Design breakout, start of the top module:
module breakout(
    input  clk,
    input  rst,
    input  rota,
    input  rotb,
    input  de,
    output red,
    output green,
    output blue,
    output hsync,
    output vsync
    );
Size: ~1800 cells after synthesis, ~190 flip-flops, ~10 I/O pins, ~12000 um^2 of cells after synthesis.
clock: 21.8 ns
lec_check: 0
abc_area: 1
cap_margin: 30
core_margin: 2
core_utilization: 68
hold_slack_margin: 0.3
slew_margin: 20
run.sh (not shown) runs the stock make flow with config.mk's settings and CLKGATE_MAP_FILE=.
The first run went through all stages and came out clean.
Edit:
Settings changed: ABC_AREA 1 to default, CAP_MARGIN 30 to 20, HOLD_SLACK_MARGIN 0.3 to default.
Clock period 21.8 ns to 12.7 ns, I/O delays scaled along.
Outcome: Critical path depth does not change; core utilization rises by 1.5 points; clock-buffer cell count is unchanged; setup slack degrades by 8.5 ns; register-to-register slack degrades by 8.8 ns.
Edit:
Settings changed: CORE_UTILIZATION 68 to 38.
Clock period 12.7 ns to 13.3 ns, I/O delays scaled along.
What happened:
- The new run finished with timing, DRC and antenna clean
- wire length climbs by a few percent
- register-to-register slack gets better by 0.56 ns
- design area climbs slightly
- combinational power drops by a few percent
Edit:
Settings changed: ABC_AREA from default to 1, CORE_UTILIZATION 38 to 66, SETUP_SLACK_MARGIN from default to 1.95.
Clock period 13.3 ns to 7.37 ns, I/O delays scaled along.
=>
- The changed run finished clean
- sequential share of layout area came out lower by 2.5 points
- die area came out lower by 34%
- total power came out higher by 83%
- worst setup slack gets worse by 3.4 ns
- sequential power came out higher by 80%
- final cell count came out higher by 22%
- final area came out higher by 9.2%

========
exp/raven:
breakout again, from the RTL that the note above started with.
clock: 18.1 ns
lec_check: 0
abc_area: 0
cap_margin: 20
core_aspect_ratio: 1.05
core_margin: 10
core_utilization: 31
cts_cluster_diameter: 213
gpl_routability_driven: 0
gpl_timing_driven: 1
place_density_lb_addon: 0.26
setup_slack_margin: 1.39
slew_margin: 5
Edits applied to the flow inputs when going from exp/raven to exp/umber:
- a change of CORE_MARGIN from 10 to 2
- a deleted GPL_ROUTABILITY_DRIVEN that had been 0
- a deleted CTS_CLUSTER_DIAMETER that had been 213
- a deleted SETUP_SLACK_MARGIN that had been 1.39
- a change of CORE_UTILIZATION from 31 to 72
- a deleted ABC_AREA that had been 0
- a change of SLEW_MARGIN from 5 to 20
- a deleted CORE_ASPECT_RATIO that had been 1.05
- a deleted GPL_TIMING_DRIVEN that had been 1
- a deleted PLACE_DENSITY_LB_ADDON that had been 0.26
- a change of the clock period (ns, I/O delays scaled along) from 18.1 to 8.42
exp/umber has completed all stages; timing, DRC and antenna checks passed.
exp/umber against exp/raven: setup slack after placement -7.61 ns, portion of netlist area occupied by mux cells ~0 delta, total number of vias +518, relative area of non-clock buffer cells in the final design -0.25 points.
Modified inputs, exp/lagoon compared to exp/umber
- CORE_UTILIZATION now 40, was 72
- the clock period (ns, I/O delays scaled along) now 13.3, was 8.42
Findings:
- When exp/lagoon is measured against exp/umber, its register-to-register slack turns out 5.07 ns higher.
- Taking exp/umber as the reference point, the power of exp/lagoon falls by about 35%.
- exp/umber -> exp/lagoon: cell area increased slightly
- From exp/umber to exp/lagoon the numbers moved as follows: die area increased by about 80% relative to the old numbers; relative area change from synthesis to final layout grew by 2.0 points; post-synthesis sequential area ratio roughly the same.
- Compared with exp/umber, the router placed fewer vias in exp/lagoon.
- met1 layer wirelength in the final routing ended up about 17% higher on exp/lagoon than on exp/umber.
- Wire length of the first global-routing pass (higher): exp/lagoon
- Ratio of total power to cell area (exp/lagoon vs. exp/umber) decreases by more than a quarter
- Max post-route worst setup slack across exp/lagoon and exp/umber: exp/lagoon

========
Setup of north:
Starting RTL as in the previous note.
Settings: LEC_CHECK=0, CAP_MARGIN=20, CORE_ASPECT_RATIO=1.99, CORE_MARGIN=7, CORE_UTILIZATION=56, CTS_CLUSTER_DIAMETER=391, CTS_CLUSTER_SIZE=98, PLACE_DENSITY=0.35, SLEW_MARGIN=35, TNS_END_PERCENT=40; clock period 40.0 ns.
For south, these inputs were changed with respect to north:
Settings: TNS_END_PERCENT: 40 -> unset; CORE_MARGIN: 7 -> 5; CTS_CLUSTER_SIZE: 98 -> unset; PLACE_DENSITY: 0.35 -> unset; CORE_ASPECT_RATIO: 1.99 -> unset; SLEW_MARGIN: 35 -> 20; CELL_PAD_IN_SITES_DETAIL_PLACEMENT: unset -> 2; CORE_UTILIZATION: 56 -> 40; CTS_CLUSTER_DIAMETER: 391 -> unset.
Notes after the runs:
- Core footprint was higher in south than in north.
- From north to south the numbers moved as follows: final worst-path setup slack dropped 0.68 ns, flip-flop and latch share of the layout cell area dropped 0.31 points, starting utilization of the core area dropped 16 points, power dissipated in combinational cells climbed 11%.
- Changes observed in south relative to north: final design instance area without fill went up about 1%; part of the power in combinational logic rose by 0.5 points; mux cell area share after synthesis now sits at about the same level.
- south ran to completion and came out clean on the timing, design-rule and antenna checks.
Edits applied to the flow inputs when going from south to east:
Settings: SETUP_SLACK_MARGIN newly set to -2.0; SLEW_MARGIN changed from 20 to 35; TNS_END_PERCENT newly set to 40; CELL_PAD_IN_SITES_DETAIL_PLACEMENT removed (was 2); CTS_CLUSTER_DIAMETER newly set to 391; CORE_MARGIN changed from 5 to 2; CTS_CLUSTER_SIZE newly set to 48; PLACE_DENSITY newly set to 0.35; CORE_UTILIZATION changed from 40 to 56; CORE_ASPECT_RATIO newly set to 1.99.
==> comparison <==
Against south, east comes in 8.2 points higher on met2 usage.
Compared with south, east shows a lower cell count.
Between east and south, the reported leakage power does not differ in any meaningful way.
The inputs of west differ from those of east as listed below.
Settings: swapping 56 for 40 in CORE_UTILIZATION; clearing SETUP_SLACK_MARGIN, which used to be -2.0; clearing TNS_END_PERCENT, which used to be 40; clearing PLACE_DENSITY, which used to be 0.35; swapping 391 for 86 in CTS_CLUSTER_DIAMETER.
### Flow results
- Combinational fraction of design power, west and east: larger value in east
- west vs. east: non-clock buffer count went down by 4.
- Cmp west and east / standard cell area after detailed placement / higher: west
- Fmax: west vs east, no meaningful difference
- east consumes less power than west.
- west: relative area change from synthesis to final layout 1.3 points above east
- game_inst.paddlePosition[4]$_SDFFE_PP0P_ as the origin of the worst setup path was reported by west, and game_inst.paddlePosition[2]$_SDFFE_PP0P_ by east.
- Summary: wire length, west worse than east
Edits applied to the flow inputs when going from west to middle:
Settings: setting MIN_ROUTING_LAYER to met2 for the first time; setting PLACE_DENSITY_LB_ADDON to 0.09 for the first time; setting CELL_PAD_IN_SITES_DETAIL_PLACEMENT to 2 for the first time; changing SLEW_MARGIN from 35 to 5; setting CELL_PAD_IN_SITES_GLOBAL_PLACEMENT to 3 for the first time; changing CORE_ASPECT_RATIO from 1.99 to 0.89; changing CAP_MARGIN from 20 to 35; changing CORE_MARGIN from 2 to 3; removing CTS_CLUSTER_DIAMETER (formerly 86); changing CORE_UTILIZATION from 40 to 18; removing CTS_CLUSTER_SIZE (formerly 48).
Notes after the runs:
- middle ended up with met3 as its global routing's busiest layer; west ended up with met2.
- middle against west: layout overhead on the synthesized area now larger, area of the chip now larger, number of antenna violations at the first check in global routing comparable, first-iteration DRC count now larger, met2 routed wirelength now larger.
Power figures rest on the tool's default switching activity, not on a simulated workload.
